== run A ==
Design pit, start of the top module:
module pit(
	input               clk,
	input               rst_n,
	output              irq,
	input       [2:0]   io_address,
	input               io_read,
	output reg  [7:0]   io_readdata,
	input               io_write,
	input       [7:0]   io_writedata,
	output              speaker_out,
	input      [27:0]   clock_rate
);
For scale: roughly 320 flip-flops, about 53 I/O pins.
Settings: LEC_CHECK=0, CAP_MARGIN=20, CORE_MARGIN=2, CORE_UTILIZATION=72, CTS_CLUSTER_DIAMETER=119, PLACE_DENSITY=0.66, SETUP_SLACK_MARGIN=-0.46, SLEW_MARGIN=20; clock period 6.36 ns.
run.sh (not shown) runs the stock make flow with config.mk's settings and CLKGATE_MAP_FILE=.
Input-level comparison between run B and run A:
--- a/flow/config.mk
+++ b/flow/config.mk
@@ -6,9 +6,9 @@
 export NUM_CORES = 4
 export LEC_CHECK = 0
+export ABC_AREA = 1
 export CAP_MARGIN = 20
 export CORE_MARGIN = 2
 export CORE_UTILIZATION = 72
-export CTS_CLUSTER_DIAMETER = 119
-export PLACE_DENSITY = 0.66
-export SETUP_SLACK_MARGIN = -0.46
+export CTS_CLUSTER_DIAMETER = 153
+export PLACE_DENSITY = 0.35
 export SLEW_MARGIN = 20
==> flow/constraint.sdc <==
create_clock -name core_clock -period 3.28 [get_ports {clk}]
set_input_delay 0.6560 -clock core_clock [delete_from_list [all_inputs] [get_ports {clk}]]
set_output_delay 0.6560 -clock core_clock [all_outputs]
set_load 0.01 [all_outputs]
Notes after the runs:
Layout checks on run B: not met. Flow itself completed; violations: negative setup slack.
For run A, the launch point of the worst path was sum[1]$_SDFF_PN0_, unlike run B, where it was sum[2]$_SDFF_PN0_.
Summary of run B over run A: global-route wire length before repair increased about 14%; flip-flop and latch share of the layout cell area decreased 3.2 points; internal portion of total power increased about 140%; area after synthesis increased 0.42%.
Edits applied to the flow inputs when going from run B to run C:
--- a/flow/config.mk
+++ b/flow/config.mk
@@ -11,4 +11,5 @@
 export CORE_UTILIZATION = 72
 export CTS_CLUSTER_DIAMETER = 153
-export PLACE_DENSITY = 0.35
+export PLACE_DENSITY_LB_ADDON = 0.08
+export SETUP_SLACK_MARGIN = 0.97
 export SLEW_MARGIN = 20
==> results <==
For run C, the flow was terminated by a tool error in 5_1_grt and produced no final design. For the setup slack at placement, run C came in 0.052 ns higher than run B did. In the tables for run B and run C, buffer count from post-CTS setup fixing reads higher with run C. Standard cell core area of run B is on par with run C. Summary of run C over run B: portion of the post-synthesis area used by sequential elements held, height of the die flat, synthesized area was more or less identical. As far as number of flops mapped to enable cells by yosys is concerned, run C and run B perform about the same. Area after detailed placement: run C < run B. Between run B and run C, the difference in synthesized cell count is negligible. Comparing run B and run C, post-cts resize count is lower on run B. Diff run B..run C | count of cell types in the netlist | unchanged.
> inputs changed (run C -> run D)
==> flow/config.mk <==
export PLATFORM = sky130hd
export DESIGN_NAME = pit
export DESIGN_NICKNAME = pit
export VERILOG_FILES = /design/flow/design.v
export SDC_FILE = /design/flow/constraint.sdc
export NUM_CORES = 4
export LEC_CHECK = 0
export CAP_MARGIN = 20
export CORE_MARGIN = 2
export CORE_UTILIZATION = 40
export SLEW_MARGIN = 20
==> flow/constraint.sdc <==
create_clock -name core_clock -period 5.47 [get_ports {clk}]
set_input_delay 1.0940 -clock core_clock [delete_from_list [all_inputs] [get_ports {clk}]]
set_output_delay 1.0940 -clock core_clock [all_outputs]
set_load 0.01 [all_outputs]
--- outcome ---
- Run D | stages: all done | timing, DRC, antenna: all pass
- Sort run D and run C by chip area from the yosys synthesis statistics, ascending, and run D comes first.
- Against run C, run D reports a parity-gate share of the synthesized area counting xor and xnor cells that is higher.
- Summary — post-CTS setup repair buffer count, run D relative to run C: lower, by 58.
- Relative to run C, the area after synthesis measured on run D has decreased slightly.
- Diff run C -> run D: count of standard-cell rows climbed 19, post-place setup slack climbed 1.23 ns, die area climbed 20,000 sq um, number of instances in the synthesized netlist dropped 332.
- Compared with run C, in run D fraction of synthesized area in multiplexers increased 8.4 points, number of enable-type register cells in the synthesized netlist ~0 delta.

* * *

Setup of run 1:
pit again, from the RTL that the note above started with.
Settings: LEC_CHECK=0, CAP_MARGIN=20, CORE_ASPECT_RATIO=0.58, CORE_MARGIN=3, CORE_UTILIZATION=72, GPL_ROUTABILITY_DRIVEN=0, MIN_ROUTING_LAYER=met1, PLACE_DENSITY=0.36, SETUP_SLACK_MARGIN=1.15, SLEW_MARGIN=20; clock period 4.23 ns.
The flow for run 1 finished, though final verification flagged setup timing.
Here is what was changed in the inputs of run 2 compared with run 1.
Settings: SETUP_SLACK_MARGIN: 1.15 -> 1.11; CORE_ASPECT_RATIO: 0.58 -> unset; CORE_MARGIN: 3 -> 2; CTS_CLUSTER_DIAMETER: unset -> 32; PLACE_DENSITY: 0.36 -> unset; GPL_ROUTABILITY_DRIVEN: 0 -> unset; MIN_ROUTING_LAYER: met1 -> unset; the clock period (ns, I/O delays scaled along): 4.23 -> 4.52.
Notes after the runs:
- Run 2 reached the end of the flow, and the finished layout is clean on the timing, DRC and antenna checks.
- Against run 1, run 2 comes in 12 higher on number of nets in the layout.
- Diff run 1 -> run 2: effective utilization at floorplan went down 1.1 points; met2 layer usage reported by global route +9.3 points; via count normalized by instance count moved down; final cell count without fillers moved up.
- In the metrics for run 1 and run 2, the one carrying the higher worst hold slack is run 1.
- Lower number of global-route vias before repair among run 1 and run 2: run 1
- Compared to run 1, run 2 has logic depth of the worst setup path including buffers 1 higher.
- Changes observed in run 2 relative to run 1: overall power up 11%; fraction of area in multi-input gates down 2.7 points.
Edits applied to the flow inputs when going from run 2 to run 3:
Settings: removing CTS_CLUSTER_DIAMETER (formerly 32); changing CORE_UTILIZATION from 72 to 51; removing SETUP_SLACK_MARGIN (formerly 1.11); changing the clock period (ns, I/O delays scaled along) from 4.52 to 6.05.
--- outcome ---
Across run 2 and run 3, none had a timing, DRC or antenna violation. Total power: run 3 < run 2. Run 3 can be clocked slower than run 2. Run 3 vs run 2, highest layer used for signal routing: met5 vs met4. | worst setup slack | higher: run 3 |. Compared with run 2, power per standard cell area in run 3 decreased by more than a quarter.
Changes in run 4 relative to run 3:
Settings: swapping 51 for 72 in CORE_UTILIZATION; putting PLACE_DENSITY at 0.67 where nothing was set; swapping 6.05 for 9.45 in the clock period (ns, I/O delays scaled along).
### Flow results
- The run with more routed wire is run 3, not run 4.
- Cell count went down by a few percent going from run 3 to run 4.
- On via count, the lower figure sits with run 3, not run 4.
- Higher global-route usage over all layers among run 4 and run 3: run 4
- Run 4 vs. run 3: leakage power total went down by about 1.8%.
- Combinational power share in run 4 vs run 3: up 2.3 points
Input changes introduced in run 5 (baseline for comparison: run 4):
Settings: CORE_UTILIZATION: 72 -> 41; PLACE_DENSITY: 0.67 -> unset; the clock period (ns, I/O delays scaled along): 9.45 -> 5.47.
==> comparison <==
Diff run 4 -> run 5: sequential cell fraction of total power lower; number of cells traversed by the worst register-to-register path lower; setup slack at placement lower; cell area after layout higher; first-iteration DRC count lower.
#### Input delta (run 6 over run 5)
Settings: CORE_UTILIZATION now 18, was 41; the clock period (ns, I/O delays scaled along) now 11.3, was 5.47.
Run 6 packs its core looser than run 5. Run 6 does better than run 5 on final worst slack. Looking at first-pass GRT wire length, run 6 sits about 1% above run 5. Run 6 vs run 5: sequential share of layout area down. Layout buffer count excluding clock buffers shrinks by more than 10% when moving from run 5 to run 6. Looking only at via count, and setting everything else aside, the lower value of run 6 and run 5 goes to run 6. On fmax, run 5 beats run 6. As of run 6, wire length had risen by a few percent compared to run 5. Final instance area went up by a few percent going from run 5 to run 6.
Power figures rest on the tool's default switching activity, not on a simulated workload.
